==> branch pepper <==
## Hq2x
module Hq2x #(parameter LENGTH = 16, parameter HALF_DEPTH = 1, parameter DWIDTH = HALF_DEPTH ? 11 : 23)
(
	input             clk,
	input             ce_in,
	input  [DWIDTH:0] inputpixel,
	input             mono,
	input             disable_hq2x,
	input             reset_frame,
	input             reset_line,
	input             ce_out,
	input       [1:0] read_y,
	input             hblank,
	output [DWIDTH:0] outpixel
);
Settings: LEC_CHECK=0, CAP_MARGIN=20, CORE_MARGIN=2, CORE_UTILIZATION=24, CTS_CLUSTER_DIAMETER=62, MAX_ROUTING_LAYER=met4, SETUP_SLACK_MARGIN=1.64, SLEW_MARGIN=20, TNS_END_PERCENT=10; clock period 8.0 ns.
run.sh (not shown) runs the stock make flow with config.mk's settings and CLKGATE_MAP_FILE=.
==> inputs of branch willow, as changes to branch pepper <==
- ABC_AREA: not set -> 1
- CORE_UTILIZATION: 24 -> 70
- CTS_CLUSTER_DIAMETER: 62 -> not set
- CTS_CLUSTER_SIZE: not set -> 17
- MAX_ROUTING_LAYER: met4 -> not set
- PLACE_DENSITY: not set -> 0.6
- SETUP_SLACK_MARGIN: 1.64 -> not set
- TNS_END_PERCENT: 10 -> not set
==> flow/constraint.sdc (replaced) <==
create_clock -name core_clock -period 4.49 [get_ports {clk}]
set_input_delay 0.8980 -clock core_clock [delete_from_list [all_inputs] [get_ports {clk}]]
set_output_delay 0.8980 -clock core_clock [all_outputs]
set_load 0.01 [all_outputs]
==> inputs of branch yarrow, as changes to branch pepper <==
- ABC_AREA: not set -> 1
- CELL_PAD_IN_SITES_DETAIL_PLACEMENT: not set -> 2
- CELL_PAD_IN_SITES_GLOBAL_PLACEMENT: not set -> 3
- CORE_ASPECT_RATIO: not set -> 0.7
- CORE_MARGIN: 2 -> 3
- CORE_UTILIZATION: 24 -> 45
- CTS_CLUSTER_DIAMETER: 62 -> not set
- GPL_ROUTABILITY_DRIVEN: not set -> 1
- PLACE_DENSITY_LB_ADDON: not set -> 0.01
- SETUP_SLACK_MARGIN: 1.64 -> 0.33
- TNS_END_PERCENT: 10 -> not set
==> run notes <==
Reports from this run.

- The die extent in y reads 424 um.
- After layout, the worst setup slack is -1.15 ns.
- The highest signal layer in the routed design is met5.
- The total of endpoints with negative setup slack in the final report is 75.
- The net switching share of the total power is 31.1%.
- The run finished, with violations left.
- The report lists the violated layout checks as negative setup slack.
- Total power for the finished layout comes to 79.6 mW.
(the above is from branch willow)
==> run notes <==
Reports from this run.

- The flow ran to the end and the layout has no timing, DRC or antenna violations.
- The total of endpoints with negative setup slack in the final report is 0.
- Summed over all failing endpoints, the final setup total negative slack is 0 ns.
- At floorplan, the net count of the design was reported as 10800.
- The highest signal layer in the routed design reads met4.
- Counting the buffers created by CTS gives 286.
- Per the layout area report, the sequential fraction of cell area is 60.4%.
- According to the floorplan report, the die height is 445 um.
- The post-route worst setup slack is 0.889 ns.
- The final total power is 41.8 mW.
(the above is from branch yarrow)
==> run notes <==
Reports from this run.

- The highest signal layer in the routed design reads met4.
- The flow ran to the end and the layout has no timing, DRC or antenna violations.
- The final layout report lists a clock buffer count of 365.
- The class of the worst hold path reads reg -> reg.
- The most used routing layer reads met2.
- In the final layout, the fill cell count is 49900.
- The number of signal-net buffers in the layout reads 234.
- Of all the cell area in the finished design, the clock network holds 6.62%.
- The net switching share of the total power reads 28.5%.
- The last timing report of the flow puts the setup violation total at 0.
- Summing all multi-input logic gate instances after layout gives 37000 sq um.
- The worst voltage drop across the vdd grid reads 224 uV.
- Per the OpenROAD floorplan log, the height of the die is 717 um.
- The final total power reads 39.5 mW.
(the above is from branch pepper)

========
==> inputs of run a <==
Starting RTL as in the previous note.
==> flow/config.mk <==
export PLATFORM = sky130hd
export DESIGN_NAME = Hq2x
export DESIGN_NICKNAME = Hq2x
export VERILOG_FILES = /design/flow/design.v
export SDC_FILE = /design/flow/constraint.sdc
export NUM_CORES = 4
export LEC_CHECK = 0
export CAP_MARGIN = 20
export CELL_PAD_IN_SITES_DETAIL_PLACEMENT = 2
export CELL_PAD_IN_SITES_GLOBAL_PLACEMENT = 2
export CORE_MARGIN = 2
export CORE_UTILIZATION = 64
export CTS_CLUSTER_DIAMETER = 223
export MAX_ROUTING_LAYER = met5
export MIN_ROUTING_LAYER = met2
export SETUP_SLACK_MARGIN = 0.48
export SLEW_MARGIN = 40
export TNS_END_PERCENT = 10
==> flow/constraint.sdc <==
create_clock -name core_clock -period 8.0 [get_ports {clk}]
set_input_delay 1.6000 -clock core_clock [delete_from_list [all_inputs] [get_ports {clk}]]
set_output_delay 1.6000 -clock core_clock [all_outputs]
set_load 0.01 [all_outputs]
==> run b (differences from run a) <==
- CAP_MARGIN: 20 -> 5
- CELL_PAD_IN_SITES_DETAIL_PLACEMENT: 2 -> unset
- CELL_PAD_IN_SITES_GLOBAL_PLACEMENT: 2 -> unset
- CORE_UTILIZATION: 64 -> 72
- CTS_CLUSTER_DIAMETER: 223 -> unset
- MAX_ROUTING_LAYER: met5 -> unset
- MIN_ROUTING_LAYER: met2 -> unset
- PLACE_DENSITY: unset -> 0.37
- SETUP_SLACK_MARGIN: 0.48 -> unset
- SLEW_MARGIN: 40 -> 20
- TNS_END_PERCENT: 10 -> unset
==> flow/constraint.sdc (replaced) <==
create_clock -name core_clock -period 4.01 [get_ports {clk}]
set_input_delay 0.8020 -clock core_clock [delete_from_list [all_inputs] [get_ports {clk}]]
set_output_delay 0.8020 -clock core_clock [all_outputs]
set_load 0.01 [all_outputs]
==> run c (differences from run a) <==
- CELL_PAD_IN_SITES_DETAIL_PLACEMENT: 2 -> unset
- CELL_PAD_IN_SITES_GLOBAL_PLACEMENT: 2 -> unset
- CORE_UTILIZATION: 64 -> 52
- CTS_CLUSTER_DIAMETER: 223 -> unset
- MAX_ROUTING_LAYER: met5 -> unset
- MIN_ROUTING_LAYER: met2 -> unset
- PLACE_DENSITY: unset -> 0.6
- SETUP_SLACK_MARGIN: 0.48 -> unset
- SLEW_MARGIN: 40 -> 20
- TNS_END_PERCENT: 10 -> unset
==> flow/constraint.sdc (replaced) <==
create_clock -name core_clock -period 7.21 [get_ports {clk}]
set_input_delay 1.4420 -clock core_clock [delete_from_list [all_inputs] [get_ports {clk}]]
set_output_delay 1.4420 -clock core_clock [all_outputs]
set_load 0.01 [all_outputs]
==> metrics.csv <==
metric,value,unit
result of the run,stopped before the end,
Exit stage,detailed placement,
Stop Error,[ERROR DPL-0033] detailed placement checks failed during check placement.,
height of the die,440,um
full die area,194000,um^2
# the run above: run a

==> metrics.csv <==
metric,value,unit
result of the run,finished clean,
full die area,238000,um^2
comb. cell area,36600,um^2
power in combinational cells,9.23,mW
height of the die,488,um
CP Capture Point,blender.Result[19],
# the run above: run c

==> metrics.csv <==
metric,value,unit
number of standard-cell rows in the floorplan,151,
height of the die,415,um
layout violations,negative setup slack,
Achievable Freq,0.159,GHz
wire length of the first global-routing pass,524,mm
critical path's top delay family,AND-OR/OR-AND gates,
result of the run,"complete, but fails checks",
count of endpoints failing setup in the final report,75,
post-route worst setup slack,-2.28,ns
grt total ovfl,0,
# the run above: run b


========
==> wip/yarrow: inputs <==
Hq2x again, from the RTL that the note above started with.
==> flow/design.v (excerpt) <==
module Hq2x #(parameter LENGTH = 16, parameter HALF_DEPTH = 1, parameter DWIDTH = HALF_DEPTH ? 11 : 23)
(
	input             clk,
	input             ce_in,
	input  [DWIDTH:0] inputpixel,
	input             mono,
	input             disable_hq2x,
	input             reset_frame,
	input             reset_line,
	input             ce_out,
	input       [1:0] read_y,
	input             hblank,
	output [DWIDTH:0] outpixel
);
localparam AWIDTH = $clog2(LENGTH)-1;
localparam DWIDTH1 = DWIDTH+1;
function [5:0] hq_table;
	input [7:0] idx;
begin
	case (idx)
		8'd0: hq_table = 6'd19;
		8'd1: hq_table = 6'd19;
		8'd2: hq_table = 6'd26;
		8'd3: hq_table = 6'd11;
		8'd4: hq_table = 6'd19;
		8'd5: hq_table = 6'd19;
		8'd6: hq_table = 6'd26;
		8'd7: hq_table = 6'd11;
		8'd8: hq_table = 6'd23;
		8'd9: hq_table = 6'd15;
		8'd10: hq_table = 6'd47;
		8'd11: hq_table = 6'd35;
		8'd12: hq_table = 6'd23;
		8'd13: hq_table = 6'd15;
		8'd14: hq_table = 6'd55;
		8'd15: hq_table = 6'd39;
		8'd16: hq_table = 6'd19;
		8'd17: hq_table = 6'd19;
		8'd18: hq_table = 6'd26;
		8'd19: hq_table = 6'd58;
		8'd20: hq_table = 6'd19;
		8'd21: hq_table = 6'd19;
		8'd22: hq_table = 6'd26;
		8'd23: hq_table = 6'd58;
		8'd24: hq_table = 6'd23;
		8'd25: hq_table = 6'd15;
		8'd26: hq_table = 6'd35;
		8'd27: hq_table = 6'd35;
		8'd28: hq_table = 6'd23;
		8'd29: hq_table = 6'd15;
		8'd30: hq_table = 6'd7;
		8'd31: hq_table = 6'd35;
		8'd32: hq_table = 6'd19;
		8'd33: hq_table = 6'd19;
  ...
==> flow/config.mk <==
export PLATFORM = sky130hd
export DESIGN_NAME = Hq2x
export DESIGN_NICKNAME = Hq2x
export VERILOG_FILES = /design/flow/design.v
export SDC_FILE = /design/flow/constraint.sdc
export NUM_CORES = 4
export LEC_CHECK = 0
export ABC_AREA = 0
export CAP_MARGIN = 15
export CELL_PAD_IN_SITES_DETAIL_PLACEMENT = 1
export CELL_PAD_IN_SITES_GLOBAL_PLACEMENT = 3
export CORE_ASPECT_RATIO = 0.98
export CORE_MARGIN = 10
export CORE_UTILIZATION = 22
export CTS_CLUSTER_DIAMETER = 241
export GPL_ROUTABILITY_DRIVEN = 1
export GPL_TIMING_DRIVEN = 0
export HOLD_SLACK_MARGIN = 0.28
export MAX_ROUTING_LAYER = met4
export MIN_ROUTING_LAYER = met2
export PLACE_DENSITY_LB_ADDON = 0.15
export SLEW_MARGIN = 25
export TNS_END_PERCENT = 75
==> flow/constraint.sdc <==
create_clock -name core_clock -period 4.6 [get_ports {clk}]
set_input_delay 0.9200 -clock core_clock [delete_from_list [all_inputs] [get_ports {clk}]]
set_output_delay 0.9200 -clock core_clock [all_outputs]
set_load 0.01 [all_outputs]
==> wip/tundra (differences from wip/yarrow) <==
==> flow/config.mk (replaced) <==
export PLATFORM = sky130hd
export DESIGN_NAME = Hq2x
export DESIGN_NICKNAME = Hq2x
export VERILOG_FILES = /design/flow/design.v
export SDC_FILE = /design/flow/constraint.sdc
export NUM_CORES = 4
export LEC_CHECK = 0
export CAP_MARGIN = 20
export CORE_MARGIN = 2
export CORE_UTILIZATION = 45
export PLACE_DENSITY = 0.6
export SLEW_MARGIN = 20
==> flow/constraint.sdc (replaced) <==
create_clock -name core_clock -period 7.21 [get_ports {clk}]
set_input_delay 1.4420 -clock core_clock [delete_from_list [all_inputs] [get_ports {clk}]]
set_output_delay 1.4420 -clock core_clock [all_outputs]
set_load 0.01 [all_outputs]
==> results <==
wip/tundra finished clean. wip/yarrow completed, yet does not pass: setup timing.
Against wip/yarrow, the sequential power of wip/tundra is lower by about 37%.
Fmax: wip/yarrow is larger than wip/tundra (about 6.4%).
Against wip/tundra, the via count of wip/yarrow is higher by about 35%.
Between wip/tundra and wip/yarrow, the lower final cell count is in wip/tundra (gap 29%, measured against wip/yarrow).
Against wip/yarrow, the sequential share of layout area of wip/tundra is higher by 6.1 points.
Against wip/yarrow, the clock skew of wip/tundra is lower by 0.044 ns.
Between wip/yarrow and wip/tundra, the lower first-iteration DRC count is in wip/tundra (gap 45%, measured against wip/tundra).
Against wip/yarrow, the global-route usage of wip/tundra is lower by 1.9 points.
Between wip/tundra and wip/yarrow, the lower setup slack is in wip/yarrow (gap 2.2 ns).
==> figures <==
| metric | wip/tundra | wip/yarrow |
|---|---|---|
| Slowest library cell on the worst path | edfxtp_1 | fa_2 |
| DRT Pass-1 Iters | 5 | 6 |
| Peak supply drop | 0.2646 mV | 0.5881 mV |
| Period Utilization, post-route | 93.68% | 137.9% |
| Ant. Diodes | 2 | 41 |
| Comb gate area | 36580 µm² | 40030 µm² |
| Total vias in the final route | 63370 | 85650 |
| Worst setup slack for register-to-register paths | 0.46 ns | -1.75 ns |
| Result of the run | timing/DRC/antenna clean | finished with violations |
| Layout check failures | - | setup timing |
| Clock buffers | 391 | 439 |
| GRT met2 Usage | 32.27% | 25.20% |
| Total number of warnings across the stage logs | 78 | 72 |
| Average wire length per cell after detail routing | 26.93 µm | 28.60 µm |
| Non-Filler Instances | 10930 | 15320 |
| Power attributed to sequential cells | 19.3 mW | 30.4 mW |
| Routed met1 length | 135100 µm | 0 µm |
| Num CTS Buffers | 297 | 339 |
| Top layer in use | met5 | met4 |
| Sequential share of cell area | 60.90% | 54.84% |
| Total power after layout | 43.58 mW | 78.20 mW |
Power figures rest on the tool's default switching activity, not on a simulated workload.
